==> flow/design.v (excerpt) <==
module synth_top(
    input clk,
    input rst,
    input btnL,
    input [15:0] sw,
    output [3:0] led,
	output pmod_1,	 
	output pmod_2,	 
	output pmod_4	 
    );
For scale: ~290 flip-flops, ~0.051 sq mm of cells after synthesis.
Settings: LEC_CHECK=0, CAP_MARGIN=10, CORE_ASPECT_RATIO=1.35, CORE_MARGIN=2, CORE_UTILIZATION=72, CTS_CLUSTER_DIAMETER=97, CTS_CLUSTER_SIZE=36, GPL_ROUTABILITY_DRIVEN=0, PLACE_DENSITY=0.64, SETUP_SLACK_MARGIN=1.13, SLEW_MARGIN=20, TNS_END_PERCENT=5; clock period 20.1 ns.
run.sh (not shown) runs the stock make flow with config.mk's settings and CLKGATE_MAP_FILE=.
The first run did not get past 5_1_grt on GRT-0116.
==> next run, changes <==
==> flow/config.mk (replaced) <==
export PLATFORM = sky130hd
export DESIGN_NAME = synth_top
export DESIGN_NICKNAME = synth_top
export VERILOG_FILES = /design/flow/design.v
export SDC_FILE = /design/flow/constraint.sdc
export NUM_CORES = 4
export LEC_CHECK = 0
export ABC_AREA = 1
export CAP_MARGIN = 20
export CORE_MARGIN = 2
export CORE_UTILIZATION = 65
export CTS_CLUSTER_DIAMETER = 250
export SLEW_MARGIN = 20
export TNS_END_PERCENT = 5
==> flow/constraint.sdc (replaced) <==
create_clock -name core_clock -period 87.7 [get_ports {clk}]
set_input_delay 17.5400 -clock core_clock [delete_from_list [all_inputs] [get_ports {clk}]]
set_output_delay 17.5400 -clock core_clock [all_outputs]
set_load 0.01 [all_outputs]
=> The new run finished clean. Die area goes up by 15%. Synthesized cell count grows by 22%. Area after synthesis is higher by about 4.4%.
==> next run, changes <==
--- a/flow/config.mk
+++ b/flow/config.mk
@@ -10,5 +10,3 @@
 export CORE_MARGIN = 2
-export CORE_UTILIZATION = 65
-export CTS_CLUSTER_DIAMETER = 250
+export CORE_UTILIZATION = 72
 export SLEW_MARGIN = 20
-export TNS_END_PERCENT = 5
==> flow/constraint.sdc (replaced) <==
create_clock -name core_clock -period 107.0 [get_ports {clk}]
set_input_delay 21.4000 -clock core_clock [delete_from_list [all_inputs] [get_ports {clk}]]
set_output_delay 21.4000 -clock core_clock [all_outputs]
set_load 0.01 [all_outputs]
Outcome: Final area fell by 4.6%. Die area fell by 9.6%. Synthesized cell count is unchanged. Worst setup slack improves by 3.4 ns. Routed wire length fell by 4.6%.
==> next run, changes <==
--- a/flow/config.mk
+++ b/flow/config.mk
@@ -11,2 +11,4 @@
 export CORE_UTILIZATION = 72
+export CTS_CLUSTER_SIZE = 100
+export PLACE_DENSITY = 0.4
 export SLEW_MARGIN = 20
==> flow/constraint.sdc (replaced) <==
create_clock -name core_clock -period 75.8 [get_ports {clk}]
set_input_delay 15.1600 -clock core_clock [delete_from_list [all_inputs] [get_ports {clk}]]
set_output_delay 15.1600 -clock core_clock [all_outputs]
set_load 0.01 [all_outputs]
What happened: With this change the flow finished but fails on negative setup slack. Clock-buffer cell count goes down by 4. Global-route usage increases by 3.1 points. Hold slack gains 0.025 ns. Clock skew decreases by 0.015 ns. Setup slack got worse by 15 ns.
==> next run, changes <==
--- a/flow/config.mk
+++ b/flow/config.mk
@@ -7,8 +7,5 @@
 export LEC_CHECK = 0
-export ABC_AREA = 1
 export CAP_MARGIN = 20
 export CORE_MARGIN = 2
-export CORE_UTILIZATION = 72
-export CTS_CLUSTER_SIZE = 100
-export PLACE_DENSITY = 0.4
+export CORE_UTILIZATION = 40
 export SLEW_MARGIN = 20
==> flow/constraint.sdc (replaced) <==
create_clock -name core_clock -period 57.9 [get_ports {clk}]
set_input_delay 11.5800 -clock core_clock [delete_from_list [all_inputs] [get_ports {clk}]]
set_output_delay 11.5800 -clock core_clock [all_outputs]
set_load 0.01 [all_outputs]
=>
- The changed run ran to the end with violations: negative setup slack
- hold slack stays flat
- wire length rose by 1.3%
- sequential share of layout area fell by 1.1 points
- fmax fell by 3.1%
- clock skew rose by 0.0045 ns
- register-to-register slack loses 20 ns
==> next run, changes <==
--- a/flow/config.mk
+++ b/flow/config.mk
@@ -7,5 +7,8 @@
 export LEC_CHECK = 0
+export ABC_AREA = 1
 export CAP_MARGIN = 20
 export CORE_MARGIN = 2
-export CORE_UTILIZATION = 40
+export CORE_UTILIZATION = 70
+export CTS_CLUSTER_DIAMETER = 380
+export MAX_ROUTING_LAYER = met4
 export SLEW_MARGIN = 20
==> flow/constraint.sdc (replaced) <==
create_clock -name core_clock -period 70.0 [get_ports {clk}]
set_input_delay 14.0000 -clock core_clock [delete_from_list [all_inputs] [get_ports {clk}]]
set_output_delay 14.0000 -clock core_clock [all_outputs]
set_load 0.01 [all_outputs]
What happened:
- With this change the flow died in 4_1_cts
- die size drops by 40%
- synthesized cell count climbs by 22%
- area after synthesis climbs by 4.4%

v10:
Starting RTL as in the previous note.
Settings: LEC_CHECK=0, ABC_AREA=1, CAP_MARGIN=20, CORE_ASPECT_RATIO=0.89, CORE_MARGIN=10, CORE_UTILIZATION=53, CTS_CLUSTER_SIZE=11, GPL_TIMING_DRIVEN=0, MAX_ROUTING_LAYER=met5, SETUP_SLACK_MARGIN=3.78, SLEW_MARGIN=20, TNS_END_PERCENT=50; clock period 100.0 ns.
Edits applied to the flow inputs when going from v10 to v36:
==> flow/config.mk <==
export PLATFORM = sky130hd
export DESIGN_NAME = synth_top
export DESIGN_NICKNAME = synth_top
export VERILOG_FILES = /design/flow/design.v
export SDC_FILE = /design/flow/constraint.sdc
export NUM_CORES = 4
export LEC_CHECK = 0
export ABC_AREA = 1
export CAP_MARGIN = 20
export CORE_MARGIN = 2
export CORE_UTILIZATION = 70
export SLEW_MARGIN = 20
==> flow/constraint.sdc <==
create_clock -name core_clock -period 89.9 [get_ports {clk}]
set_input_delay 17.9800 -clock core_clock [delete_from_list [all_inputs] [get_ports {clk}]]
set_output_delay 17.9800 -clock core_clock [all_outputs]
set_load 0.01 [all_outputs]
==> comparison <==
v36 completed end to end with timing, DRC and antenna clean.
Placed wire-length estimate after detailed placement of v36 falls short of that of v10 by a few percent.
Comparing v36 against v10, there is no change at all in setup total negative slack.
Delta (v36 minus v10): netlist area before placement comparable, number of cells on the critical path went down 7.2%, post-synthesis to final-layout area growth moved down, length of routed wiring on met1 shrank by about 14%.
In v36 relative to v10, maximum number of pins on one net before global-route repair had gone up by more than half.
For v44, these inputs were changed with respect to v36:
-- flow/config.mk --
<<< v36, line 7
export LEC_CHECK = 0
export ABC_AREA = 1
export CAP_MARGIN = 20
export CORE_MARGIN = 2
export CORE_UTILIZATION = 70
export SLEW_MARGIN = 20
>>> v44, line 7
export LEC_CHECK = 0
export CAP_MARGIN = 20
export CORE_MARGIN = 2
export CORE_UTILIZATION = 65
export SLEW_MARGIN = 20
==> flow/constraint.sdc <==
create_clock -name core_clock -period 81.4 [get_ports {clk}]
set_input_delay 16.2800 -clock core_clock [delete_from_list [all_inputs] [get_ports {clk}]]
set_output_delay 16.2800 -clock core_clock [all_outputs]
set_load 0.01 [all_outputs]
### Flow results
The final critical delay including setup and external delays in v44 sits 5.82 ns above the value recorded for v36.
No crash in v44: every stage finished, but the layout fails its final checks due to negative setup slack.
Compared with v36, v44 shows a higher post-CTS setup buffer count.
Taking v36 as the reference point, the maximum frequency of v44 falls by about 6.6%.
Count of input and output buffers: v44 vs v36 identical
diff inputs: v44 => v22
-- flow/config.mk --
<<< v44, line 9
export CORE_MARGIN = 2
export CORE_UTILIZATION = 65
export SLEW_MARGIN = 20
>>> v22, line 9
export CORE_MARGIN = 2
export CORE_UTILIZATION = 40
export CTS_CLUSTER_DIAMETER = 138
export PLACE_DENSITY_LB_ADDON = 0.26
export SLEW_MARGIN = 20
==> flow/constraint.sdc <==
create_clock -name core_clock -period 100.0 [get_ports {clk}]
set_input_delay 20.0000 -clock core_clock [delete_from_list [all_inputs] [get_ports {clk}]]
set_output_delay 20.0000 -clock core_clock [all_outputs]
set_load 0.01 [all_outputs]
## What came out
- v22 did not stop at any stage, and its layout met the timing, DRC and antenna checks.
- v44 → v22: data arrival time at the worst-slack endpoint increased 5.67 ns.
- Measured against each other, v44 and v22 differ in clock buffer and inverter area fraction after layout, the higher figure coming from v22.
- On post-synthesis to final-layout area growth, the lower figure sits with v22, not v44.
- The higher area of all placed cells without fillers came out of v44.
The following lists how v12 was set up differently from v22:
-- flow/config.mk --
<<< v22, line 7
export LEC_CHECK = 0
export CAP_MARGIN = 20
export CORE_MARGIN = 2
export CORE_UTILIZATION = 40
export CTS_CLUSTER_DIAMETER = 138
export PLACE_DENSITY_LB_ADDON = 0.26
export SLEW_MARGIN = 20
>>> v12, line 7
export LEC_CHECK = 0
export ABC_AREA = 1
export CAP_MARGIN = 20
export CELL_PAD_IN_SITES_DETAIL_PLACEMENT = 2
export CELL_PAD_IN_SITES_GLOBAL_PLACEMENT = 0
export CORE_ASPECT_RATIO = 0.78
export CORE_MARGIN = 10
export CORE_UTILIZATION = 45
export CTS_CLUSTER_DIAMETER = 292
export GPL_TIMING_DRIVEN = 0
export MAX_ROUTING_LAYER = met4
export MIN_ROUTING_LAYER = met1
export PLACE_DENSITY = 0.37
export SETUP_SLACK_MARGIN = -2.0
export SLEW_MARGIN = 20
export TNS_END_PERCENT = 15
Findings:
- v12 | ERROR | detailed placement
- Relative to v22, the site row count measured on v12 has decreased by more than 10%.
- In v12 the basic-gate share of the synthesized area counting and, or, nand and nor cells turned out 8.4 points higher than in v22.
- In the metrics for v12 and v22, the one carrying the higher post-synthesis average cell area is v22.
- Die extent in x is higher on v12
- Note that the post-synthesis cell count from yosys recorded for v12 amounts to 1.2 times the value seen in v22.
- Die size for v12 is higher than for v22.
- Count of distinct cell types in the synthesized netlist: v12 vs v22 down 44
- Post-synth area from yosys stat went up by a few percent going from v22 to v12.
- Between v12 and v22, it is v12 whose post-synthesis share of cell area spent on xor and xnor gates is higher, by 0.45 points.
- Going from v22 to v12, instance tally after logic synthesis grows by about 22%.
- NOTE synthesized area v22->v12 increased by a few percent
